// sdram_controller
module sdram_controller (
        input   clk,
        input   rst,
        output  sdram_cle,
        output  sdram_cs,
        output  sdram_cas,
        output  sdram_ras,
        output  sdram_we,
        output  sdram_dqm,
        output  [1:0]  sdram_ba,
        output  [12:0] sdram_a,
        input   [31:0] sdram_dqi,
        output  [31:0] sdram_dqo,
        input   [22:0] user_addr,    
        input   rw,                  
        input   [31:0] data_in,      
        output  [31:0] data_out,     
        output  busy,                
        input   in_valid,            
        output  out_valid            
    );
make LEC_CHECK=0 CAP_MARGIN=20 CORE_MARGIN=2 CORE_UTILIZATION=40 CTS_CLUSTER_DIAMETER=191 GPL_TIMING_DRIVEN=0 HOLD_SLACK_MARGIN=-0.03 PLACE_DENSITY=0.89 SETUP_SLACK_MARGIN=0.45 SLEW_MARGIN=20 finish   # period 4.2 ns
run.sh (not shown) runs the stock make flow with config.mk's settings and CLKGATE_MAP_FILE=.
The starting point completed and failed the layout checks on negative setup slack.
Then changed:
- CAP_MARGIN: 20 -> 35
- CELL_PAD_IN_SITES_DETAIL_PLACEMENT: not set -> 2
- CORE_MARGIN: 2 -> 4
- CTS_CLUSTER_DIAMETER: 191 -> 347
- CTS_CLUSTER_SIZE: not set -> 20
- GPL_TIMING_DRIVEN: 0 -> not set
- HOLD_SLACK_MARGIN: -0.03 -> 0.14
- MAX_ROUTING_LAYER: not set -> met4
- PLACE_DENSITY: 0.89 -> not set
- SETUP_SLACK_MARGIN: 0.45 -> not set
The new run produced a layout that fails on negative setup slack.
Routed wire length rose by well over a third.
Combinational power rose by about a fifth.
Critical path depth fell by 7.
Hold slack is better by 0.047 ns.
Cell area fell by a few percent.
Via count rose by roughly a tenth.
Total power fell by roughly a tenth.
Count of clock-buffer cells in the layout fell by 10.
Worst setup slack is better by 0.45 ns.
Then changed:
- CAP_MARGIN: 35 -> 20
- CELL_PAD_IN_SITES_DETAIL_PLACEMENT: 2 -> not set
- CORE_MARGIN: 4 -> 2
- CORE_UTILIZATION: 40 -> 68
- CTS_CLUSTER_DIAMETER: 347 -> not set
- CTS_CLUSTER_SIZE: 20 -> 37
- HOLD_SLACK_MARGIN: 0.14 -> not set
- MAX_ROUTING_LAYER: met4 -> not set
- clock period: 4.2 -> 3.23 ns (I/O delays scaled with it)
=> The changed run finished but fails on negative setup slack. Global-route usage is higher by 2.2 points. Clock skew is lower by 0.014 ns. Cell count is lower by 5.5%. Clock power is higher by 69%. Synthesized area does not change. Routed wire length is lower by 36%. Register-to-register slack loses 0.59 ns. Die size is lower by 43%.

========
Setup of main:
sdram_controller again, from the RTL that the note above started with.
export LEC_CHECK = 0
export CAP_MARGIN = 35
export CELL_PAD_IN_SITES_GLOBAL_PLACEMENT = 3
export CORE_ASPECT_RATIO = 1.85
export CORE_MARGIN = 2
export CORE_UTILIZATION = 71
export CTS_CLUSTER_DIAMETER = 364
export GPL_ROUTABILITY_DRIVEN = 1
export GPL_TIMING_DRIVEN = 0
export MAX_ROUTING_LAYER = met5
export PLACE_DENSITY = 0.89
export SETUP_SLACK_MARGIN = 0.45
export SLEW_MARGIN = 20
create_clock -name core_clock -period 4.58 [get_ports {clk}]
main is listed as incomplete: the tool reported an error in 3_1_place_gp_skip_io and the run ended there.
[inputs] the feature branch vs main
- removing CTS_CLUSTER_DIAMETER (formerly 364)
- removing MAX_ROUTING_LAYER (formerly met5)
- removing GPL_ROUTABILITY_DRIVEN (formerly 1)
- changing CAP_MARGIN from 35 to 20
- removing CORE_ASPECT_RATIO (formerly 1.85)
- removing GPL_TIMING_DRIVEN (formerly 0)
- removing SETUP_SLACK_MARGIN (formerly 0.45)
- removing PLACE_DENSITY (formerly 0.89)
- removing CELL_PAD_IN_SITES_GLOBAL_PLACEMENT (formerly 3)
- changing CORE_UTILIZATION from 71 to 32
- changing the clock period (ns, I/O delays scaled along) from 4.58 to 4.79
[summary]
In summary, the feature branch completed successfully, with a layout that passed the timing, DRC and antenna checks.
The post-synthesis share of cell area spent on and, or, nand and nor gates was comparable across main and the feature branch.
Compared with main, in the feature branch synthesized chip area reported by yosys closely matched the old numbers; overall die width went up about 100%; height of the chip climbed about 9%.

========
Starting RTL as in the previous note.
==> flow/design.v (excerpt) <==
module sdram_controller (
        input   clk,
        input   rst,
        output  sdram_cle,
        output  sdram_cs,
        output  sdram_cas,
        output  sdram_ras,
        output  sdram_we,
        output  sdram_dqm,
        output  [1:0]  sdram_ba,
        output  [12:0] sdram_a,
        input   [31:0] sdram_dqi,
        output  [31:0] sdram_dqo,
        input   [22:0] user_addr,    
        input   rw,                  
        input   [31:0] data_in,      
        output  [31:0] data_out,     
        output  busy,                
        input   in_valid,            
        output  out_valid            
    );
==> flow/config.mk <==
export PLATFORM = sky130hd
export DESIGN_NAME = sdram_controller
export DESIGN_NICKNAME = sdram_controller
export VERILOG_FILES = /design/flow/design.v
export SDC_FILE = /design/flow/constraint.sdc
export NUM_CORES = 4
export LEC_CHECK = 0
export ABC_AREA = 1
export CAP_MARGIN = 20
export CORE_MARGIN = 2
export CORE_UTILIZATION = 57
export CTS_CLUSTER_SIZE = 14
export GPL_TIMING_DRIVEN = 1
export MAX_ROUTING_LAYER = met5
export PLACE_DENSITY_LB_ADDON = 0.27
export SLEW_MARGIN = 25
==> flow/constraint.sdc <==
create_clock -name core_clock -period 2.33 [get_ports {clk}]
set_input_delay 0.4660 -clock core_clock [delete_from_list [all_inputs] [get_ports {clk}]]
set_output_delay 0.4660 -clock core_clock [all_outputs]
set_load 0.01 [all_outputs]
The first run ran to the end with violations: setup timing.
Then changed:
--- a/flow/config.mk
+++ b/flow/config.mk
@@ -9,8 +9,10 @@
 export CAP_MARGIN = 20
 export CORE_MARGIN = 2
-export CORE_UTILIZATION = 57
+export CORE_UTILIZATION = 70
 export CTS_CLUSTER_SIZE = 14
 export GPL_TIMING_DRIVEN = 1
+export HOLD_SLACK_MARGIN = 0.27
 export MAX_ROUTING_LAYER = met5
 export PLACE_DENSITY_LB_ADDON = 0.27
+export SETUP_SLACK_MARGIN = 0.81
 export SLEW_MARGIN = 25
==> flow/constraint.sdc (replaced) <==
create_clock -name core_clock -period 2.95 [get_ports {clk}]
set_input_delay 0.5900 -clock core_clock [delete_from_list [all_inputs] [get_ports {clk}]]
set_output_delay 0.5900 -clock core_clock [all_outputs]
set_load 0.01 [all_outputs]
Outcome: With this change the flow never finished: it broke off in 5_1_grt, error ODB-0269. Synthesized area stays the same. Die size falls by 18%. Synthesized cell count stays the same.
Then changed:
==> flow/config.mk (replaced) <==
export PLATFORM = sky130hd
export DESIGN_NAME = sdram_controller
export DESIGN_NICKNAME = sdram_controller
export VERILOG_FILES = /design/flow/design.v
export SDC_FILE = /design/flow/constraint.sdc
export NUM_CORES = 4
export LEC_CHECK = 0
export CAP_MARGIN = 20
export CORE_MARGIN = 2
export CORE_UTILIZATION = 40
export SLEW_MARGIN = 20
==> flow/constraint.sdc (replaced) <==
create_clock -name core_clock -period 4.17 [get_ports {clk}]
set_input_delay 0.8340 -clock core_clock [delete_from_list [all_inputs] [get_ports {clk}]]
set_output_delay 0.8340 -clock core_clock [all_outputs]
set_load 0.01 [all_outputs]
=>
- The changed run ran to the end with no violations
- area after synthesis falls by about 4%
- synthesized cell count falls by 30%
- die area is higher by 66%
Power and IR drop assume default switching activity.
